== job 3543 ==
==> flow/design.v <==
module gainBal (
    input  wire             clk,
    input  wire             rstn,
    input  wire             din_val,
    input  wire [255:0]     din,
    input  wire [63:0]      gain,
    input  wire [31:0]      bal,
    output reg              dout_val,
    output reg  [255:0]     dout
);
reg [7:0]  gain_mem[7:0];
reg [7:0]  bal_mem[3:0];
reg [15:0] mult[0:7];
reg [47:0] quot[0:7];
integer i, j, k, l;
always @* begin
    for (l=0; l<8; l=l+1) begin
        gain_mem[l]     = gain[8*l +: 8];
        if (l < 4)
            bal_mem[l]  = bal[8*l +: 8];
    end
end
always @(posedge clk or negedge rstn) begin
    if (!rstn) begin
        for (i=0; i<8; i=i+1) begin
            mult[i] <= 16'd0;
        end
    end
    else begin
        for (i=0; i<4; i=i+1) begin
            mult[2*i  ] <= {{8{gain_mem[2*i  ][7]}}, gain_mem[2*i  ]} * {{8{~bal_mem[i][7]}}, ~bal_mem[i]};
            mult[2*i+1] <= {{8{gain_mem[2*i+1][7]}}, gain_mem[2*i+1]} * {{8{ bal_mem[i][7]}},  bal_mem[i]};
        end
    end
end
always @(posedge clk or negedge rstn) begin
    if (!rstn) begin
        dout_val    <= 1'b0;
        for (j=0; j<8; j=j+1) begin
            quot[j] <= 48'd0;
        end
    end
    else begin
        dout_val    <= din_val;
        for (j=0; j<8; j=j+1) begin
            quot[j] <= {16'd0, din[32*j +:32]} * {{32{mult[j][15]}}, mult[j]};
        end
    end
end
always @* begin
    for (k=0; k<8; k=k+1) begin
        dout[32*k +:32] = quot[k][47:16];
    end
end
endmodule
==> flow/config.mk <==
export PLATFORM = sky130hd
export DESIGN_NAME = gainBal
export DESIGN_NICKNAME = gainBal
export VERILOG_FILES = /design/flow/design.v
export SDC_FILE = /design/flow/constraint.sdc
export NUM_CORES = 4
export LEC_CHECK = 0
export ABC_AREA = 0
export CAP_MARGIN = 15
export CELL_PAD_IN_SITES_GLOBAL_PLACEMENT = 3
export CORE_MARGIN = 2
export CORE_UTILIZATION = 50
export GPL_ROUTABILITY_DRIVEN = 0
export HOLD_SLACK_MARGIN = 0.21
export MAX_ROUTING_LAYER = met4
export MIN_ROUTING_LAYER = met2
export SLEW_MARGIN = 20
==> flow/constraint.sdc <==
create_clock -name core_clock -period 12.7 [get_ports {clk}]
set_input_delay 2.5400 -clock core_clock [delete_from_list [all_inputs] [get_ports {clk}]]
set_output_delay 2.5400 -clock core_clock [all_outputs]
set_load 0.01 [all_outputs]
run.sh (not shown) runs the stock make flow with config.mk's settings and CLKGATE_MAP_FILE=.
Job 3543 went all the way through the flow, and no timing, DRC or antenna check failed.
Modified inputs, job 8109 compared to job 3543
Settings: a deleted CELL_PAD_IN_SITES_GLOBAL_PLACEMENT that had been 3; a change of CORE_UTILIZATION from 50 to 40; a deleted ABC_AREA that had been 0; a deleted MAX_ROUTING_LAYER that had been met4; a change of CAP_MARGIN from 15 to 20; a deleted MIN_ROUTING_LAYER that had been met2; a deleted GPL_ROUTABILITY_DRIVEN that had been 0; a deleted HOLD_SLACK_MARGIN that had been 0.21; a change of the clock period (ns, I/O delays scaled along) from 12.7 to 9.0.
==> comparison <==
Of the two values seen for first element of the critical path, din[72] was produced by job 8109 and din[101] by job 3543.
Lower routed length on met2 was reported by job 8109, not job 3543.
Compared with job 3543, in job 8109 wire length on met3 shows a reduction of about 90%; part of the cycle the worst path needs shows an increase of 15 points; setup slack shows a reduction of 2160 ps; total global routing track utilization shows a reduction of 24 points.
Count of buffers not belonging to the clock network in the layout of job 8109 exceeds that of job 3543 by more than a quarter.
For routed wire length, dividing the value from job 8109 by the value from job 3543 gives 0.926.
#### Input delta (job 4093 over job 8109)
Settings: ABC_AREA: unset -> 1; HOLD_SLACK_MARGIN: unset -> 0.3; CTS_CLUSTER_SIZE: unset -> 100; CORE_UTILIZATION: 40 -> 72; CORE_ASPECT_RATIO: unset -> 0.72; PLACE_DENSITY: unset -> 0.37; CTS_CLUSTER_DIAMETER: unset -> 376; TNS_END_PERCENT: unset -> 10; the clock period (ns, I/O delays scaled along): 9.0 -> 4.7.
## What came out
Seen in the log of job 4093: GRT-0232 during global routing, after which the run never completed. Job 4093 ended up with a higher chip area from the yosys synthesis statistics than job 8109 did. Fraction of synthesized area in multiplexers of job 8109 is on par with job 4093. Job 4093 against job 8109: core outline area down about 40%, count of instances resized after the clock tree is built moved up, number of levels the H-tree was split into went down by 2. Delta (job 4093 minus job 8109): HPWL after detailed placement went up by 160 mm; post-detailed-placement cell area went up by 32000 um^2. Job 4093 has setup fix buffers added after clock tree synthesis above what job 8109 had. Taking job 8109 as the reference point, the synthesized-area fraction occupied by adder cells of job 4093 falls by 5.0 points.
Input-level comparison between job 5334 and job 4093:
Settings: changing CORE_UTILIZATION from 72 to 40; removing CORE_ASPECT_RATIO (formerly 0.72); removing ABC_AREA (formerly 1); removing CTS_CLUSTER_SIZE (formerly 100); removing PLACE_DENSITY (formerly 0.37); removing CTS_CLUSTER_DIAMETER (formerly 376); removing HOLD_SLACK_MARGIN (formerly 0.3); removing TNS_END_PERCENT (formerly 10); changing the clock period (ns, I/O delays scaled along) from 4.7 to 8.44.
--- outcome ---
Job 5334 vs. job 4093: chip area estimate from yosys synthesis fell 14000 um^2; horizontal extent of the die rose about 9%.
Post-synthesis xor/xnor area fraction up 0.63 points in job 5334 wrt job 4093
Job 5334 completed; timing, DRC and antenna clean
Per-instance average area after synthesis (job 5334 vs. job 4093) increases by more than 10%
Modified inputs, job 6471 compared to job 5334
Settings: CTS_CLUSTER_DIAMETER newly set to 348; ABC_AREA newly set to 1; CORE_UTILIZATION changed from 40 to 72; the clock period (ns, I/O delays scaled along) changed from 8.44 to 5.47.
==> comparison <==
Flow for job 6471 halted at global routing, error code GRT-0116.
Job 6471 has cell row count below what job 5334 had.
Delta (job 6471 minus job 5334): average instance area after synthesis dropped 1.5 um^2, die area shows a reduction of about 40%.
Looking at job 6471 and job 5334, the AND-OR/OR-AND share of the synthesized area is a wash.
Going from job 5334 to job 6471, instance count of the mapped netlist grows by 5256.
Die height (lower): job 6471
Changes in job 4329 relative to job 6471:
Settings: CTS_CLUSTER_DIAMETER changed from 348 to 314; SETUP_SLACK_MARGIN newly set to -0.59; ABC_AREA removed (was 1); CAP_MARGIN changed from 20 to 15; the clock period (ns, I/O delays scaled along) changed from 5.47 to 5.84.
### Flow results
For job 6471, the flow was terminated by a tool error in global routing and produced no final design. To summarise job 4329: no stage aborted, but the layout did not pass its checks, failing on setup timing. Taking job 6471 as the reference point, the area after synthesis of job 4329 falls by 8.4%. The aoi/oai-family share of the synthesized area of job 6471 and that of job 4329 are within noise of each other. Compared to job 6471, job 4329 has post-synthesis simple-gate area fraction 1.0 points lower. For summed standard-cell area reported by yosys, dividing the value from job 6471 by the value from job 4329 gives 1.09.

Setup of run 1:
// gainBal: RTL as listed in full above, without the edits since
clock: 2.01 ns
lec_check: 0
abc_area: 0
cap_margin: 5
cell_pad_in_sites_global_placement: 0
core_aspect_ratio: 0.56
core_margin: 2
core_utilization: 72
cts_cluster_diameter: 386
cts_cluster_size: 15
gpl_routability_driven: 1
hold_slack_margin: 0.28
place_density_lb_addon: 0.01
setup_slack_margin: 0.58
slew_margin: 10
tns_end_percent: 85
No crash in run 1: every stage finished, but the layout fails its final checks due to setup timing.
For run 2, these inputs were changed with respect to run 1:
- swapping 72 for 50 in CORE_UTILIZATION
- clearing CORE_ASPECT_RATIO, which used to be 0.56
- swapping 0 for 2 in CELL_PAD_IN_SITES_GLOBAL_PLACEMENT
- clearing PLACE_DENSITY_LB_ADDON, which used to be 0.01
- swapping 10 for 20 in SLEW_MARGIN
- clearing CTS_CLUSTER_DIAMETER, which used to be 386
- clearing TNS_END_PERCENT, which used to be 85
- clearing SETUP_SLACK_MARGIN, which used to be 0.58
- putting MIN_ROUTING_LAYER at met2 where nothing was set
- swapping 0.28 for 0.21 in HOLD_SLACK_MARGIN
- swapping 5 for 15 in CAP_MARGIN
- clearing CTS_CLUSTER_SIZE, which used to be 15
- putting MAX_ROUTING_LAYER at met4 where nothing was set
- swapping 2.01 for 12.7 in the clock period (ns, I/O delays scaled along)
Run 2: flow completed, timing, DRC and antenna clean. The routed metal-1 wirelength in run 2 is 0 times that in run 1. Relative to run 1, non-filler instance count after layout decreased by 1015 in run 2. Relative to run 1, the number of cells on the worst reg-to-reg path measured on run 2 has decreased by more than 10%. Compare run 2 and run 1 | clock buffer and inverter area fraction after layout lower: run 1. Run 2 against run 1: flop count was more or less identical, cell count after placement moved down. The end point of the critical path comes out quot[3][47] in one run and quot[1][28] in the other, namely in run 2 and run 1 respectively. Peak-usage layer in the global routing report = met3: run 2; peak-usage layer in the global routing report = met1: run 1. Run 1 → run 2: final standard cell area without fillers decreased about 12%; non-clock buffer contribution to total cell area lost 11 points.
Edits applied to the flow inputs when going from run 2 to run 3:
- removing CELL_PAD_IN_SITES_GLOBAL_PLACEMENT (formerly 2)
- changing SLEW_MARGIN from 20 to 15
- setting PLACE_DENSITY_LB_ADDON to 0.17 for the first time
- removing HOLD_SLACK_MARGIN (formerly 0.21)
- removing GPL_ROUTABILITY_DRIVEN (formerly 1)
- removing MAX_ROUTING_LAYER (formerly met4)
- changing CAP_MARGIN from 15 to 35
- changing ABC_AREA from 0 to 1
- changing CORE_UTILIZATION from 50 to 16
[summary]
Run 3: all stages complete, timing, DRC and antenna checks passed. Between run 2 and run 3, the flow reports buffer count excluding the clock tree in the final layout increasing by more than a quarter. Summary of run 3 over run 2: worst-case headroom to the max-slew limit went up 20 points, global-route usage went down 27 points, initial antenna violation count went up 1, wire length of the first global-routing pass went up 300000 um. The inverter count of the layout excluding clock inverters number comes out lower for run 2 vs run 3. Run 2 tops out at a lower clock frequency than run 3. Compared with run 2, run 3 shows a area of the chip that is 240% higher. Of run 3 and run 2, run 3 shows the higher slack of the worst reg-to-reg path, with run 2 below it. Comparing run 3 and run 2, wire length is lower on run 2.
Modified inputs, run 4 compared to run 3
- setting GPL_ROUTABILITY_DRIVEN to 0 for the first time
- changing SLEW_MARGIN from 15 to 35
- setting CELL_PAD_IN_SITES_GLOBAL_PLACEMENT to 3 for the first time
- changing MIN_ROUTING_LAYER from met2 to met1
- setting MAX_ROUTING_LAYER to met4 for the first time
- changing CAP_MARGIN from 35 to 20
- changing CORE_UTILIZATION from 16 to 50
- removing PLACE_DENSITY_LB_ADDON (formerly 0.17)
- removing ABC_AREA (formerly 1)
- setting HOLD_SLACK_MARGIN to 0.21 for the first time
- changing the clock period (ns, I/O delays scaled along) from 12.7 to 9.0
### Flow results
- The fraction of the yosys area taken by sequential cells of run 4 exceeds that of run 3 by 0.51 points.
- Cmp run 4 vs run 3: core footprint lower in run 4
- Diff run 3 -> run 4: yosys-reported design area after synthesis lower; number of nets at floorplan lower.
- Arrival time at the worst endpoint ends up lower on run 4.
- Compared with run 3, run 4 shows a higher initial antenna violation count.
